Setup of job 105:
// aoc_day2
module aoc_day2 (
    input         clock,
    input         reset,
    input  [63:0] data_value,
    input         data_valid,
    output        data_ready,
    output        result_valid,
    output [63:0] result_value
);
make LEC_CHECK=0 CAP_MARGIN=20 CORE_MARGIN=2 CORE_UTILIZATION=70 CTS_CLUSTER_DIAMETER=356 CTS_CLUSTER_SIZE=30 MIN_ROUTING_LAYER=met1 PLACE_DENSITY=0.67 SLEW_MARGIN=30 TNS_END_PERCENT=95 finish   # period 2.75 ns
run.sh (not shown) runs the stock make flow with config.mk's settings and CLKGATE_MAP_FILE=.
Job 105 failed in global routing with ODB-0269.
Here is what was changed in the inputs of job 104 compared with job 105.
- CTS_CLUSTER_SIZE: 30 -> unset
- CORE_UTILIZATION: 70 -> 64
- CTS_CLUSTER_DIAMETER: 356 -> unset
- MIN_ROUTING_LAYER: met1 -> unset
- PLACE_DENSITY: 0.67 -> unset
- TNS_END_PERCENT: 95 -> unset
- SLEW_MARGIN: 30 -> 20
- the clock period (ns, I/O delays scaled along): 2.75 -> 5.62
### Flow results
Per the final summary, job 104 finished and its layout is clean on timing, DRC and antenna. Pre-CTS setup slack ended up 1.83 ns higher on job 104 than on job 105. Going from job 105 to job 104, full die area grew by a little under 10%. The half-perimeter wire length of the detailed placement result of job 104 falls short of that of job 105 by 14%. Diff job 105 -> job 104: chip area estimate from yosys synthesis did not really move; number of post-CTS setup repair buffers went down; cell row count went up; post-synthesis net count did not really move.


== job 1207 ==
aoc_day2 again, from the RTL that the note above started with.
// aoc_day2
module aoc_day2 (
    input         clock,
    input         reset,
    input  [63:0] data_value,
    input         data_valid,
    output        data_ready,
    output        result_valid,
    output [63:0] result_value
);
clock: 5.37 ns
lec_check: 0
abc_area: 0
cap_margin: 20
cell_pad_in_sites_detail_placement: 1
cell_pad_in_sites_global_placement: 0
core_aspect_ratio: 1.9
core_margin: 2
core_utilization: 32
cts_cluster_size: 37
gpl_routability_driven: 1
min_routing_layer: met1
place_density_lb_addon: 0.09
slew_margin: 40
tns_end_percent: 30
Looking at the reports, job 1207 completed the entire flow and the layout it produced met the timing, DRC and antenna checks.
What job 3942 does differently from job 1207 at the input level:
- PLACE_DENSITY_LB_ADDON no longer set, was 0.09
- ABC_AREA no longer set, was 0
- MIN_ROUTING_LAYER no longer set, was met1
- CTS_CLUSTER_SIZE no longer set, was 37
- TNS_END_PERCENT no longer set, was 30
- CELL_PAD_IN_SITES_GLOBAL_PLACEMENT no longer set, was 0
- CORE_UTILIZATION now 40, was 32
- GPL_ROUTABILITY_DRIVEN no longer set, was 1
- CELL_PAD_IN_SITES_DETAIL_PLACEMENT no longer set, was 1
- SLEW_MARGIN now 20, was 40
- CORE_ASPECT_RATIO no longer set, was 1.9
- the clock period (ns, I/O delays scaled along) now 5.0, was 5.37
==> comparison <==
- In job 3942 relative to job 1207, area of the die had gone down by more than 10%.
- For the required time at the worst-slack endpoint, job 3942 came in 0.38 ns lower than job 1207 did.
- Compared with job 1207, in job 3942 number of non-clock buffers in the layout saw a decrease; count of buffering cells on the critical path with inverters included saw a decrease; fmax increased by 4.3% relative to the old numbers; portion of the clock cycle consumed by the worst path in the final layout went up.
- The final layout from job 3942, which completed every stage, passed the timing, DRC and antenna checks at the end of the flow.
## Diff of input files: job 5994 against job 3942
- putting ABC_AREA at 1 where nothing was set
- putting PLACE_DENSITY_LB_ADDON at 0.09 where nothing was set
- putting CTS_CLUSTER_DIAMETER at 66 where nothing was set
==> comparison <==
The non-clock buffer count number comes out higher for job 5994 vs job 3942.
Summary: with job 3942 as the reference, area figure in the yosys stat output in job 5994 moved up by more than 10%.
Taking job 3942 as 1.0, job 5994 lands at 1.13 on cell area after layout.
Job 5994 vs. job 3942: post-synthesis average cell area went down by 1.5 µm².
In job 5994, the synthesized cell count came out 1253 above the value in job 3942.
diff inputs: job 5994 => job 7636
- a change of CORE_UTILIZATION from 40 to 63
- a deleted ABC_AREA that had been 1
- a deleted CTS_CLUSTER_DIAMETER that had been 66
- a deleted PLACE_DENSITY_LB_ADDON that had been 0.09
- a change of the clock period (ns, I/O delays scaled along) from 5.0 to 5.62
Findings:
Taking job 5994 as the reference, in job 7636 HPWL reported at the end of detailed placement now smaller; area reported by Yosys stat went down by 12%; final RePlAce weighted congestion saw a decrease; switching share of total power fell by 8.0 points.
Summary — design internal power, job 7636 relative to job 5994: lower, by 2.0 mW.
A slowest cell on the critical path of buf_4 is what job 5994 shows, while nor4_1 belongs to job 7636.
Post-layout total power came out lower on job 7636 than on job 5994.
The higher worst hold slack came out of job 5994.
The static leakage reported for job 7636 is smaller than that of job 5994 by 25%.
--- input diff job 7636..job 7963 ---
- CORE_UTILIZATION now 40, was 63
- the clock period (ns, I/O delays scaled along) now 3.93, was 5.62
Findings:
- Clock network fraction of total power: job 7963 > job 7636
- ~same combinational gate area in job 7636 and job 7963
- Setup slack of the critical path after layout (job 7963 over job 7636): decrease, 1.28 ns
- Re power: job 7636 and job 7963 aren't equal, and the lower value belongs to job 7636.
- Summary — reported leakage power, job 7963 relative to job 7636: higher, by about 1.8%.
- The lower post-route clock period utilization came out of job 7636.
- From job 7636 to job 7963 the numbers moved as follows: flop share of the area saw a decrease; final instance area saw an increase.
## Diff of input files: job 9093 against job 7963
- a change of CORE_UTILIZATION from 40 to 65
- an added ABC_AREA of 1
- a change of the clock period (ns, I/O delays scaled along) from 3.93 to 1.14
==> comparison <==
As the logs show, job 9093 stopped at global routing (5_1_grt) after a tool error, so it never reached the end of the flow. Job 9093: global placer's final weighted congestion is about 20% higher than what job 7963 reported. Chip footprint was higher in job 7963 than in job 9093. Compared to job 7963, job 9093 has mean cell area of the mapped netlist about 20% lower.


== rev 12 ==
Starting RTL as in the previous note.
make LEC_CHECK=0 CAP_MARGIN=20 CORE_MARGIN=2 CORE_UTILIZATION=68 CTS_CLUSTER_DIAMETER=355 CTS_CLUSTER_SIZE=41 SETUP_SLACK_MARGIN=0.8 SLEW_MARGIN=20 finish   # period 3.22 ns
Rev 12 did not finish; a tool error ended it in global routing.
Modified inputs, rev 13 compared to rev 12
Settings: removing CTS_CLUSTER_SIZE (formerly 41); removing CTS_CLUSTER_DIAMETER (formerly 355); changing CORE_UTILIZATION from 68 to 10; removing SETUP_SLACK_MARGIN (formerly 0.8); changing the clock period (ns, I/O delays scaled along) from 3.22 to 5.62.
Findings:
Summary of rev 12 and rev 13: one run falls short of a clean finish, namely rev 12. Per the comparison of rev 13 with rev 12, area of placed instances now sits higher; number of CTS-inserted buffers rose by 29; core footprint now larger; horizontal die dimension went up; number of resized instances in the post-cts repair step fell by 607. Maximum level of the CTS H-tree in rev 13 is 1 higher than in rev 12. Re clock sink count: no difference whatsoever between rev 13 and rev 12.


Starting RTL as in the previous note.
clock: 3.18 ns
lec_check: 0
cap_margin: 20
core_margin: 2
core_utilization: 72
max_routing_layer: met4
place_density: 0.89
setup_slack_margin: 0.88
slew_margin: 20
The starting point never finished: it broke off in global routing (5_1_grt), error GRT-0232.
Then changed:
- CORE_UTILIZATION: 72 -> 67
- CTS_CLUSTER_SIZE: not set -> 20
- MAX_ROUTING_LAYER: met4 -> not set
- PLACE_DENSITY: 0.89 -> not set
- SETUP_SLACK_MARGIN: 0.88 -> not set
- clock period: 3.18 -> 3.35 ns (I/O delays scaled with it)
With this change the flow completed with no timing, DRC or antenna violations.
Area after synthesis does not change.
Die area increases by 7.3%.
Synthesized cell count is unchanged.


Setup of alpha:
Starting RTL as in the previous note.
==> flow/design.v (excerpt) <==
module aoc_day2 (
    input         clock,
    input         reset,
    input  [63:0] data_value,
    input         data_valid,
    output        data_ready,
    output        result_valid,
    output [63:0] result_value
);
make LEC_CHECK=0 CAP_MARGIN=20 CORE_ASPECT_RATIO=0.91 CORE_MARGIN=2 CORE_UTILIZATION=72 CTS_CLUSTER_DIAMETER=356 CTS_CLUSTER_SIZE=30 HOLD_SLACK_MARGIN=0.29 MIN_ROUTING_LAYER=met1 PLACE_DENSITY_LB_ADDON=0.0 SETUP_SLACK_MARGIN=-0.23 SLEW_MARGIN=30 TNS_END_PERCENT=85 finish   # period 2.38 ns
Seen in the log of alpha: DPL-0033 during clock tree synthesis (4_1_cts), after which the run never completed.
Input-level comparison between beta and alpha:
- a change of TNS_END_PERCENT from 85 to 95
- an added MAX_ROUTING_LAYER of met4
- a deleted HOLD_SLACK_MARGIN that had been 0.29
- a deleted CORE_ASPECT_RATIO that had been 0.91
- a deleted PLACE_DENSITY_LB_ADDON that had been 0.0
- a deleted SETUP_SLACK_MARGIN that had been -0.23
- an added PLACE_DENSITY of 0.66
- a change of CTS_CLUSTER_DIAMETER from 356 to 97
- a change of the clock period (ns, I/O delays scaled along) from 2.38 to 3.06
The flow for beta finished, though final verification flagged negative setup slack. In the tables for beta and alpha, number of instances in the placed design reads lower with beta. From alpha to beta, Yosys chip area did not move at all. Compared with alpha, in beta net count of the mapped netlist saw little to no change, placement-stage cell area saw a decrease, horizontal die dimension saw a decrease, floorplan die height saw an increase. Going from alpha to beta, detailed-placement wirelength estimate shrinks by about 16%. beta and alpha ended up with nearly the same proportion of synthesized flip-flops having asynchronous set or reset. Comparing alpha against beta, there is no change at all in cell area after technology mapping. [compare] base=alpha new=beta: instance tally after logic synthesis stayed essentially flat; die size stayed essentially flat.
[inputs] gamma vs beta
- clearing MAX_ROUTING_LAYER, which used to be met4
- swapping 20 for 15 in CAP_MARGIN
- putting SETUP_SLACK_MARGIN at 0.82 where nothing was set
- swapping 97 for 50 in CTS_CLUSTER_DIAMETER
- swapping 3.06 for 3.27 in the clock period (ns, I/O delays scaled along)
### Flow results
Among beta and gamma, the run that stopped before the end is gamma, and it is the only one.
Although it ran to completion, beta produced a layout that fails the final checks because of negative setup slack.
Area of the die essentially unchanged between beta and gamma.
gamma against beta: weighted congestion reported at the end of routability-driven placement +about 1.7%, xor-xnor portion of the synthesized cell area essentially unchanged.
Inputs modified between gamma and delta:
- a deleted MIN_ROUTING_LAYER that had been met1
- a change of CTS_CLUSTER_SIZE from 30 to 20
- a deleted TNS_END_PERCENT that had been 95
- a deleted SETUP_SLACK_MARGIN that had been 0.82
- a change of CTS_CLUSTER_DIAMETER from 50 to 62
- a change of SLEW_MARGIN from 30 to 20
- a change of CAP_MARGIN from 15 to 40
- a change of the clock period (ns, I/O delays scaled along) from 3.27 to 4.48
==> comparison <==
delta reached the end of the flow, and the finished layout is clean on the timing, DRC and antenna checks.
Relative to gamma, post-CTS setup repair buffer count has decreased by 116 in delta.
Cell resize tally after clock tree synthesis, delta and gamma: smaller value in delta
Diff delta..gamma | area after synthesis | negligible
The sum of net half-perimeters after detailed placement of delta is lower than that of gamma.
Looking at placement-stage worst setup slack across both flows, delta is the stronger of the two, with gamma trailing.
The last weighted congestion value of the routability-driven placer reported for delta is smaller than that of gamma by 1.1%.
Per the comparison of delta with gamma, number of placement rows shows no meaningful change, placed instance count moved down.


run 1:
Starting RTL as in the previous note.
make LEC_CHECK=0 ABC_AREA=0 CAP_MARGIN=20 CELL_PAD_IN_SITES_DETAIL_PLACEMENT=1 CELL_PAD_IN_SITES_GLOBAL_PLACEMENT=0 CORE_ASPECT_RATIO=0.71 CORE_MARGIN=2 CORE_UTILIZATION=32 CTS_CLUSTER_SIZE=85 GPL_ROUTABILITY_DRIVEN=1 MIN_ROUTING_LAYER=met1 PLACE_DENSITY_LB_ADDON=0.09 SLEW_MARGIN=20 TNS_END_PERCENT=60 finish   # period 5.78 ns
diff inputs: run 1 => run 2
==> flow/config.mk <==
export PLATFORM = sky130hd
export DESIGN_NAME = aoc_day2
export DESIGN_NICKNAME = aoc_day2
export VERILOG_FILES = /design/flow/design.v
export SDC_FILE = /design/flow/constraint.sdc
export NUM_CORES = 4
export LEC_CHECK = 0
export ABC_AREA = 0
export CAP_MARGIN = 20
export CORE_MARGIN = 2
export CORE_UTILIZATION = 41
export CTS_CLUSTER_DIAMETER = 66
export MIN_ROUTING_LAYER = met2
export PLACE_DENSITY_LB_ADDON = 0.09
export SLEW_MARGIN = 20
==> flow/constraint.sdc <==
create_clock -name core_clock -period 5.0 [get_ports {clock}]
set_input_delay 1.0000 -clock core_clock [delete_from_list [all_inputs] [get_ports {clock}]]
set_output_delay 1.0000 -clock core_clock [all_outputs]
set_load 0.01 [all_outputs]
==> comparison <==
Going from run 1 to run 2, the maximum vdd drop was found to have gone down by 5.3%. Run 2 vs. run 1: clock power now larger, post-layout worst setup margin down 0.89 ns, routed wire length saw a decrease, combinational share of power fell by 0.3 points, non-clock buffer count picked up an extra 8. Of the two values seen for uppermost layer routed, met4 was produced by run 1 and met5 by run 2. Run 2 falls short of run 1 in final critical-path required period. Higher average detailed-routed wire length per instance among run 1 and run 2: run 1. Compared run 1 against run 2; worst hold-check slack within noise.
--- input diff run 2..run 3 ---
diff --git a/flow/config.mk b/flow/config.mk
--- a/flow/config.mk
+++ b/flow/config.mk
@@ -8,4 +8,5 @@
 export ABC_AREA = 0
 export CAP_MARGIN = 20
+export CORE_ASPECT_RATIO = 0.89
 export CORE_MARGIN = 2
 export CORE_UTILIZATION = 41
@@ -13,3 +14,4 @@
 export MIN_ROUTING_LAYER = met2
 export PLACE_DENSITY_LB_ADDON = 0.09
+export SETUP_SLACK_MARGIN = 0.53
 export SLEW_MARGIN = 20
==> flow/constraint.sdc <==
create_clock -name core_clock -period 3.31 [get_ports {clock}]
set_input_delay 0.6620 -clock core_clock [delete_from_list [all_inputs] [get_ports {clock}]]
set_output_delay 0.6620 -clock core_clock [all_outputs]
set_load 0.01 [all_outputs]
==> comparison <==
When the final numbers for run 2 and run 3 were put side by side, the reported combinational group power turned out to be smaller in run 2.
From run 3 to run 2, area of the synthesized netlist per yosys stat did not move at all.
Going from run 2 to run 3, area overhead of the layout relative to synthesis grows by 19 points.
Diff run 2 and run 3: number of cells in the design after placement higher in run 3
Run 3 has post-layout worst setup margin below what run 2 had.
Compared to run 2, run 3 has arrival time reported for the critical path endpoint 0.97 ns lower.
Diff run 2 -> run 3: actual transition at the worst max-transition pin moved down, maximum resistive drop on vdd moved up.
Routed wire in run 3 totals more than in run 2.
Modified inputs, run 4 compared to run 3
==> flow/config.mk <==
export PLATFORM = sky130hd
export DESIGN_NAME = aoc_day2
export DESIGN_NICKNAME = aoc_day2
export VERILOG_FILES = /design/flow/design.v
export SDC_FILE = /design/flow/constraint.sdc
export NUM_CORES = 4
export LEC_CHECK = 0
export ABC_AREA = 1
export CAP_MARGIN = 20
export CELL_PAD_IN_SITES_GLOBAL_PLACEMENT = 1
export CORE_MARGIN = 2
export CORE_UTILIZATION = 40
export CTS_CLUSTER_SIZE = 85
export PLACE_DENSITY_LB_ADDON = 0.09
export SLEW_MARGIN = 20
==> flow/constraint.sdc <==
create_clock -name core_clock -period 5.0 [get_ports {clock}]
set_input_delay 1.0000 -clock core_clock [delete_from_list [all_inputs] [get_ports {clock}]]
set_output_delay 1.0000 -clock core_clock [all_outputs]
set_load 0.01 [all_outputs]
[summary]
Note that the combinational gate count recorded for run 4 amounts to 1.4 times the value seen in run 3. NOTE: number of antenna diodes in run 4 falls short of that of run 3. Between run 3 and run 4, power decreased. Diff run 3 -> run 4: global-route usage -14 points; final design utilization went down 9.5 points. Insertion delay to the later sink of the worst-skew pair, run 3 and run 4: smaller value in run 4. Termination of the worst setup path: aoc._90[3] -> run 4, aoc.range[29] -> run 3. [run 4 vs run 3] final instance area: lower in run 4. Compared run 4 vs run 3, and total cells reported by yosys after synthesis is up in run 4. Run 4 finished every step from synthesis to the final layout, and the layout passed the timing, DRC and antenna checks. The first-iteration DRC count of run 4 falls short of that of run 3 by 66%.
#### Input delta (run 5 over run 4)
==> flow/config.mk <==
export PLATFORM = sky130hd
export DESIGN_NAME = aoc_day2
export DESIGN_NICKNAME = aoc_day2
export VERILOG_FILES = /design/flow/design.v
export SDC_FILE = /design/flow/constraint.sdc
export NUM_CORES = 4
export LEC_CHECK = 0
export CAP_MARGIN = 20
export CORE_MARGIN = 2
export CORE_UTILIZATION = 66
export MAX_ROUTING_LAYER = met4
export SLEW_MARGIN = 20
==> flow/constraint.sdc <==
create_clock -name core_clock -period 3.18 [get_ports {clock}]
set_input_delay 0.6360 -clock core_clock [delete_from_list [all_inputs] [get_ports {clock}]]
set_output_delay 0.6360 -clock core_clock [all_outputs]
set_load 0.01 [all_outputs]
--- outcome ---
Looking at worst setup slack across run 4 and run 5, the one that comes out higher is run 4.
Cells: run 5 has fewer instances than run 4
Total power: higher on run 5
### run 5 -> run 6
diff --git a/flow/config.mk b/flow/config.mk
--- a/flow/config.mk
+++ b/flow/config.mk
@@ -8,5 +8,7 @@
 export CAP_MARGIN = 20
 export CORE_MARGIN = 2
-export CORE_UTILIZATION = 66
+export CORE_UTILIZATION = 72
 export MAX_ROUTING_LAYER = met4
+export PLACE_DENSITY = 0.95
+export SETUP_SLACK_MARGIN = 0.94
 export SLEW_MARGIN = 20
### Flow results
Status(run 6) = ERROR, stage = 5_1_grt. Run 5 has completed all stages; timing, DRC and antenna checks passed. Number of buffers created by CTS was lower in the run labelled run 6. Run 6 vs. run 5: count of placed standard cells including taps saw a decrease; number of buffers on the longest clock path stayed essentially flat. Re count of unique library cells instantiated by Yosys: no difference whatsoever between run 6 and run 5. As far as total of flip-flops plus latches after synthesis goes, run 6 and run 5 are indistinguishable; the numbers are identical. Of run 6 and run 5, the run reporting the higher number of rows in the core area was run 5. From run 5 to run 6 the numbers moved as follows: core area shrank by 3000 µm²; initial core utilization increased 6.2 points. Total die size of run 6 falls short of that of run 5 by a little under 10%. Taking run 5 as the reference, in run 6 number of resized instances in the post-cts repair step moved up; die outline height now smaller.
Power figures rest on the tool's default switching activity, not on a simulated workload.
